## indigo
## pt100_temp
module pt100_temp (
    input  wire        clk,
    input  wire        rst,
    input  wire        in_valid,
    output wire        in_ready,
    input  wire [11:0] yk,
    output wire        out_valid,
    output wire [27:0] temp,
    output wire [27:0] temp_filt,
    output wire        alarm
    );
parameter Q = 15;
parameter N = 28;
localparam HT = 2457600;  
localparam T_IDLE = 2'd0;
localparam T_CONV = 2'd1;
localparam T_FILT = 2'd2;
localparam T_OUT  = 2'd3;
reg [1:0] tstate;
reg alarm_r;
wire conv_done;
wire [N-1:0] yT;
assign in_ready  = (tstate == T_IDLE);
assign out_valid = (tstate == T_OUT);
assign temp      = yT;
assign alarm     = alarm_r;
wire accept = in_valid && in_ready;
bits2temp1 #(Q,N) conv (
    .clk(clk), .rst(rst), .start(accept), .yk(yk), .done(conv_done), .yT(yT));
lowpass_filter #(Q,N) filt (
    .clk(clk), .rst(rst), .start(conv_done), .yT(yT), .yT_filt(temp_filt));
always @(posedge clk) begin
    if (conv_done)
        alarm_r <= (yT > HT);
end
always @(posedge clk) begin
    if (rst)
        tstate <= T_IDLE;
    else begin
        case (tstate)
  ...
export LEC_CHECK = 0
export ABC_AREA = 1
export CAP_MARGIN = 20
export CORE_MARGIN = 2
export CORE_UTILIZATION = 72
export MAX_ROUTING_LAYER = met4
export PLACE_DENSITY = 0.64
export SETUP_SLACK_MARGIN = 2.03
export SLEW_MARGIN = 20
create_clock -name core_clock -period 18.6 [get_ports {clk}]
run.sh (not shown) runs the stock make flow with config.mk's settings and CLKGATE_MAP_FILE=.
indigo never completed; the flow aborted with a tool error in 5_1_grt.
The inputs of harbor differ from those of indigo as listed below.
- PLACE_DENSITY_LB_ADDON now 0.0, previously not set
- MAX_ROUTING_LAYER no longer set, was met4
- SETUP_SLACK_MARGIN now 5.0, was 2.03
- ABC_AREA no longer set, was 1
- PLACE_DENSITY no longer set, was 0.64
### Flow results
indigo -> harbor: area of the core region decreased by a few percent. harbor ran in full, but the layout does not pass; the checks complain about max-capacitance violations, max-slew violations. Compared with indigo, in harbor post-synthesis share of cell area spent on full adders, half adders and majority gates now larger; proportion of synthesized chip area in sequential cells now larger; HPWL after detailed placement now smaller. harbor vs indigo — basic-gate share of the synthesized area counting and, or, nand and nor cells dropped 6.5 points. Relative to indigo, post-synthesis cell count from yosys decreased by 19% in harbor. Between harbor and indigo, it is harbor whose synthesized cell count is lower, by about 19%.
The inputs of maple differ from those of harbor as listed below.
- PLACE_DENSITY now 0.6, previously not set
- PLACE_DENSITY_LB_ADDON no longer set, was 0.0
- SETUP_SLACK_MARGIN no longer set, was 5.0
- CORE_UTILIZATION now 40, was 72
- the clock period (ns, I/O delays scaled along) now 22.1, was 18.6
==> results <==
- The final layout from maple, which completed every stage, passed the timing, design-rule and antenna checks at the end of the flow.
- [compare] base=harbor new=maple: sequential share of layout area grew by 0.82 points; logic share of the area went up by 0.48 points; routed length on met3 decreased about 60%.
- Compared maple vs harbor, and placed instance count is up in maple.
- Comparing power per cell area for harbor and maple, the smaller number came from maple.
Here is what was changed in the inputs of nickel compared with maple.
- MAX_ROUTING_LAYER newly set to met4
- CELL_PAD_IN_SITES_DETAIL_PLACEMENT newly set to 2
- CELL_PAD_IN_SITES_GLOBAL_PLACEMENT newly set to 0
- PLACE_DENSITY_LB_ADDON newly set to 0.01
- CORE_UTILIZATION changed from 40 to 23
- PLACE_DENSITY removed (was 0.6)
- CORE_MARGIN changed from 2 to 8
- CAP_MARGIN changed from 20 to 40
- SETUP_SLACK_MARGIN newly set to 0.61
- the clock period (ns, I/O delays scaled along) changed from 22.1 to 12.3
--- outcome ---
In nickel relative to maple, floorplan die width had gone up by more than a quarter. The final report for nickel shows a completed flow and a layout that fails verification, specifically negative setup slack. What maple reported for routability-driven placement congestion ratio has to be multiplied by 0.864 to get the figure for nickel. From maple to nickel the numbers moved as follows: power went up by 2.9 mW; post-detailed-route wirelength per cell rose about 11%; clock share of power now larger; global-route wire length before repair rose by 45%.

========
## job 101
pt100_temp again, from the RTL that the note above started with.
==> flow/config.mk <==
export PLATFORM = sky130hd
export DESIGN_NAME = pt100_temp
export DESIGN_NICKNAME = pt100_temp
export VERILOG_FILES = /design/flow/design.v
export SDC_FILE = /design/flow/constraint.sdc
export NUM_CORES = 4
export LEC_CHECK = 0
export CAP_MARGIN = 20
export CORE_MARGIN = 2
export CORE_UTILIZATION = 72
export PLACE_DENSITY_LB_ADDON = 0.0
export SETUP_SLACK_MARGIN = 2.03
export SLEW_MARGIN = 20
==> flow/constraint.sdc <==
create_clock -name core_clock -period 18.6 [get_ports {clk}]
set_input_delay 3.7200 -clock core_clock [delete_from_list [all_inputs] [get_ports {clk}]]
set_output_delay 3.7200 -clock core_clock [all_outputs]
set_load 0.01 [all_outputs]
Inputs modified between job 101 and job 103:
# job 101
export LEC_CHECK = 0
export CAP_MARGIN = 20
export CORE_MARGIN = 2
export CORE_UTILIZATION = 72
export PLACE_DENSITY_LB_ADDON = 0.0
export SETUP_SLACK_MARGIN = 2.03
export SLEW_MARGIN = 20
create_clock -name core_clock -period 18.6 [get_ports {clk}]
# job 103
export LEC_CHECK = 0
export CAP_MARGIN = 20
export CELL_PAD_IN_SITES_GLOBAL_PLACEMENT = 3
export CORE_MARGIN = 2
export CORE_UTILIZATION = 40
export GPL_ROUTABILITY_DRIVEN = 0
export HOLD_SLACK_MARGIN = 0.06
export PLACE_DENSITY = 0.6
export SLEW_MARGIN = 15
create_clock -name core_clock -period 24.0 [get_ports {clk}]
## What came out
- Sequential share of layout area: job 103 vs job 101 up 0.65 points
- Area added between synthesis and finish is lower on job 103
- Job 103 does better than job 101 on worst setup slack.
- Job 103 vs job 101, top routing layer in use: met4 vs met5
- Diff job 101..job 103 | chip area in the Yosys report | unchanged
- Reported for job 101 and job 103, count of nets left with antenna violations after detail routing turned out identical to the last digit.
- Between job 101 and job 103, portion of total power attributed to the clock network is higher for job 103, job 101 comes in under that.
Power figures rest on the tool's default switching activity, not on a simulated workload.
